==> inputs of nickel <==
==> flow/design.v <==
module EX (
    input clk,
    input rst_n,
    input en,
    input stage_ID_EX__EX_regwrite,
    input stage_ID_EX__EX_memtoreg,
    input stage_ID_EX__EX_memread,
    input stage_ID_EX__EX_memwrite,
    input stage_ID_EX__EX_alusrc,
    input [1:0] stage_ID_EX__EX_aluop,
    input stage_ID_EX__EX_regdst,
    input stage_ID_EX__EX_sys_en,
    input [31:0]stage_ID_EX__EX_rs_data,
    input [31:0]stage_ID_EX__EX_rt_data,
    input [4:0]stage_ID_EX__EX_rs_id,
    input [4:0]stage_ID_EX__EX_rt_id,
    input [4:0]stage_ID_EX__EX_rd_id,
    input [31:0]stage_ID_EX__EX_sign_ext,
    input [2:0]stage_ID_EX__EX_funct3,
    input sys__EX_done,
    output reg stage_EX_MEM__MEM_regwrite,
    output reg stage_EX_MEM__MEM_memtoreg,
    output reg stage_EX_MEM__MEM_memread,
    output reg stage_EX_MEM__MEM_memwrite,
    output reg [31:0] stage_EX_MEM__MEM_alures,
    output reg [31:0] stage_EX_MEM__MEM_store_data,
    output reg [4:0]  stage_EX_MEM__MEM_rd_id,
    output EX__HDUbr_regwrite,
    output EX__HDU_memread,
    output [4:0] EX__HDU_HDUbr_rd_id,
    output reg  EX_stall_for_sys,
    input  FU__EX_rs_wb,
    input  FU__EX_rs_mem,
    input  FU__EX_rt_wb,
    input  FU__EX_rt_mem,
    input [31:0]  WB__EX_for_help,
    input [31:0]  MEM__EX_for_help
);
localparam S0 = 0;  
localparam S1 = 1;  
wire [31:0] FMP1_out_rs;
wire [31:0] FMP1_out_rt;
wire [31:0] FMP2_out_rs;
wire [31:0] FMP2_out_rt;
wire [31:0] alu_in_rs;
wire [31:0] alu_in_rt;
reg  [31:0] alu_res;
assign FMP1_out_rs = (FU__EX_rs_wb)?WB__EX_for_help:stage_ID_EX__EX_rs_data;
assign FMP1_out_rt = (FU__EX_rt_wb)?WB__EX_for_help:stage_ID_EX__EX_rt_data;
assign FMP2_out_rs = (FU__EX_rs_mem)?MEM__EX_for_help:FMP1_out_rs;
assign FMP2_out_rt = (FU__EX_rt_mem)?MEM__EX_for_help:FMP1_out_rt;
assign alu_in_rs = FMP2_out_rs;
assign alu_in_rt = (stage_ID_EX__EX_alusrc)?stage_ID_EX__EX_sign_ext:FMP2_out_rt;
always@* begin
    case ({stage_ID_EX__EX_aluop,stage_ID_EX__EX_funct3})
        5'b00000: alu_res = alu_in_rs+alu_in_rt;
        5'b01000: alu_res = alu_in_rs+alu_in_rt;
        5'b10000: alu_res = alu_in_rs-alu_in_rt;
        5'b01001: alu_res = alu_in_rs<<alu_in_rt[4:0];
        5'b01101: alu_res = alu_in_rs>>alu_in_rt[4:0];
        5'b10101: alu_res = $signed(alu_in_rs)>>>alu_in_rt[4:0];
        5'b01100: alu_res = alu_in_rs^alu_in_rt;
        5'b01110: alu_res = alu_in_rs|alu_in_rt;
        5'b01111: alu_res = alu_in_rs&alu_in_rt;
        default: alu_res = 32'b0;   
    endcase
end
reg curr_state , next_state;
always@(posedge clk) begin
    if (!rst_n) begin
        curr_state <= 0;
    end
    else begin
        curr_state <= next_state;
    end
end
always@* begin
    next_state = curr_state;
    EX_stall_for_sys = 0;
    case(curr_state) 
        S0: begin
                if (stage_ID_EX__EX_sys_en) begin
                    next_state = S1;
                    EX_stall_for_sys = 1;
                end
        end
        S1: begin
                if(!sys__EX_done)
                    EX_stall_for_sys = 1;
                else begin
                    EX_stall_for_sys = 0;
                    next_state = S0;
                end
        end
    endcase
end
always@(posedge clk) begin
    if(!rst_n) begin
        stage_EX_MEM__MEM_regwrite <= 0;
        stage_EX_MEM__MEM_memtoreg <= 0;
        stage_EX_MEM__MEM_memread <= 0;
        stage_EX_MEM__MEM_memwrite <= 0;
        stage_EX_MEM__MEM_alures <= 0;
        stage_EX_MEM__MEM_store_data <= 0;
        stage_EX_MEM__MEM_rd_id <= 0;
    end
    else begin
        if(en) begin
            stage_EX_MEM__MEM_regwrite <= EX_stall_for_sys?0:stage_ID_EX__EX_regwrite;
            stage_EX_MEM__MEM_memtoreg <= EX_stall_for_sys?0:stage_ID_EX__EX_memtoreg;
            stage_EX_MEM__MEM_memread  <= EX_stall_for_sys?0:stage_ID_EX__EX_memread;
            stage_EX_MEM__MEM_memwrite <= EX_stall_for_sys?0:stage_ID_EX__EX_memwrite;
            stage_EX_MEM__MEM_alures   <= alu_res;
            stage_EX_MEM__MEM_store_data <= FMP2_out_rt;
            stage_EX_MEM__MEM_rd_id      <= stage_ID_EX__EX_regdst?stage_ID_EX__EX_rd_id:stage_ID_EX__EX_rt_id; 
        end
    end
end
assign EX__HDU_HDUbr_rd_id = stage_ID_EX__EX_regdst?stage_ID_EX__EX_rd_id:stage_ID_EX__EX_rt_id;
assign EX__HDU_memread = stage_ID_EX__EX_memread;
assign EX__HDUbr_regwrite = stage_ID_EX__EX_regwrite;
endmodule
==> flow/run.sh <==
#!/bin/bash
# the make line also repeats each setting of config.mk as NAME=value (left out here)
make -C /OpenROAD-flow-scripts/flow DESIGN_CONFIG=/design/flow/config.mk WORK_HOME=/design/flow/orfs CLKGATE_MAP_FILE= finish
==> flow/config.mk <==
export PLATFORM = sky130hd
export DESIGN_NAME = EX
export DESIGN_NICKNAME = EX
export VERILOG_FILES = /design/flow/design.v
export SDC_FILE = /design/flow/constraint.sdc
export NUM_CORES = 4
export LEC_CHECK = 0
export CAP_MARGIN = 20
export CELL_PAD_IN_SITES_GLOBAL_PLACEMENT = 2
export CORE_ASPECT_RATIO = 0.5
export CORE_MARGIN = 2
export CORE_UTILIZATION = 40
export CTS_CLUSTER_DIAMETER = 204
export CTS_CLUSTER_SIZE = 51
export SLEW_MARGIN = 20
export TNS_END_PERCENT = 40
==> flow/constraint.sdc <==
create_clock -name core_clock -period 5.2 [get_ports {clk}]
set_input_delay 1.0400 -clock core_clock [delete_from_list [all_inputs] [get_ports {clk}]]
set_output_delay 1.0400 -clock core_clock [all_outputs]
set_load 0.01 [all_outputs]
==> inputs of xenon, as changes to nickel <==
==> flow/config.mk (replaced) <==
export PLATFORM = sky130hd
export DESIGN_NAME = EX
export DESIGN_NICKNAME = EX
export VERILOG_FILES = /design/flow/design.v
export SDC_FILE = /design/flow/constraint.sdc
export NUM_CORES = 4
export LEC_CHECK = 0
export CAP_MARGIN = 0
export CELL_PAD_IN_SITES_GLOBAL_PLACEMENT = 0
export CORE_MARGIN = 2
export CORE_UTILIZATION = 58
export CTS_CLUSTER_DIAMETER = 43
export GPL_TIMING_DRIVEN = 1
export MAX_ROUTING_LAYER = met5
export SLEW_MARGIN = 20
export TNS_END_PERCENT = 80
==> flow/constraint.sdc (replaced) <==
create_clock -name core_clock -period 4.23 [get_ports {clk}]
set_input_delay 0.8460 -clock core_clock [delete_from_list [all_inputs] [get_ports {clk}]]
set_output_delay 0.8460 -clock core_clock [all_outputs]
set_load 0.01 [all_outputs]
==> inputs of pepper, as changes to nickel <==
==> flow/config.mk (replaced) <==
export PLATFORM = sky130hd
export DESIGN_NAME = EX
export DESIGN_NICKNAME = EX
export VERILOG_FILES = /design/flow/design.v
export SDC_FILE = /design/flow/constraint.sdc
export NUM_CORES = 4
export LEC_CHECK = 0
export ABC_AREA = 1
export CAP_MARGIN = 15
export CELL_PAD_IN_SITES_DETAIL_PLACEMENT = 2
export CELL_PAD_IN_SITES_GLOBAL_PLACEMENT = 1
export CORE_MARGIN = 7
export CORE_UTILIZATION = 24
export CTS_CLUSTER_DIAMETER = 24
export CTS_CLUSTER_SIZE = 36
export GPL_TIMING_DRIVEN = 1
export MAX_ROUTING_LAYER = met4
export MIN_ROUTING_LAYER = met2
export SETUP_SLACK_MARGIN = 1.3
export SLEW_MARGIN = 0
export TNS_END_PERCENT = 80
==> flow/constraint.sdc (replaced) <==
create_clock -name core_clock -period 6.33 [get_ports {clk}]
set_input_delay 1.2660 -clock core_clock [delete_from_list [all_inputs] [get_ports {clk}]]
set_output_delay 1.2660 -clock core_clock [all_outputs]
set_load 0.01 [all_outputs]
==> inputs of juniper, as changes to nickel <==
==> flow/config.mk (replaced) <==
export PLATFORM = sky130hd
export DESIGN_NAME = EX
export DESIGN_NICKNAME = EX
export VERILOG_FILES = /design/flow/design.v
export SDC_FILE = /design/flow/constraint.sdc
export NUM_CORES = 4
export LEC_CHECK = 0
export ABC_AREA = 0
export CAP_MARGIN = 10
export CELL_PAD_IN_SITES_DETAIL_PLACEMENT = 2
export CELL_PAD_IN_SITES_GLOBAL_PLACEMENT = 3
export CORE_MARGIN = 9
export CORE_UTILIZATION = 40
export GPL_TIMING_DRIVEN = 0
export PLACE_DENSITY_LB_ADDON = 0.13
export SLEW_MARGIN = 20
==> flow/constraint.sdc (replaced) <==
create_clock -name core_clock -period 3.22 [get_ports {clk}]
set_input_delay 0.6440 -clock core_clock [delete_from_list [all_inputs] [get_ports {clk}]]
set_output_delay 0.6440 -clock core_clock [all_outputs]
set_load 0.01 [all_outputs]
==> notes <==
nickel finished clean. xenon died in 5_1_grt with GRT-0232. juniper ended with an error in 3_3_place_gp. pepper went through all stages and came out clean. Against nickel, the final cell count of pepper is higher by 29%. Of nickel and pepper, nickel has the higher non-clock buffer count (gap 76). Between pepper and nickel, the lower cell area is in nickel (gap about 4.4%, measured against nickel). Against pepper, the sequential share of layout area of nickel is higher by 0.34 points.
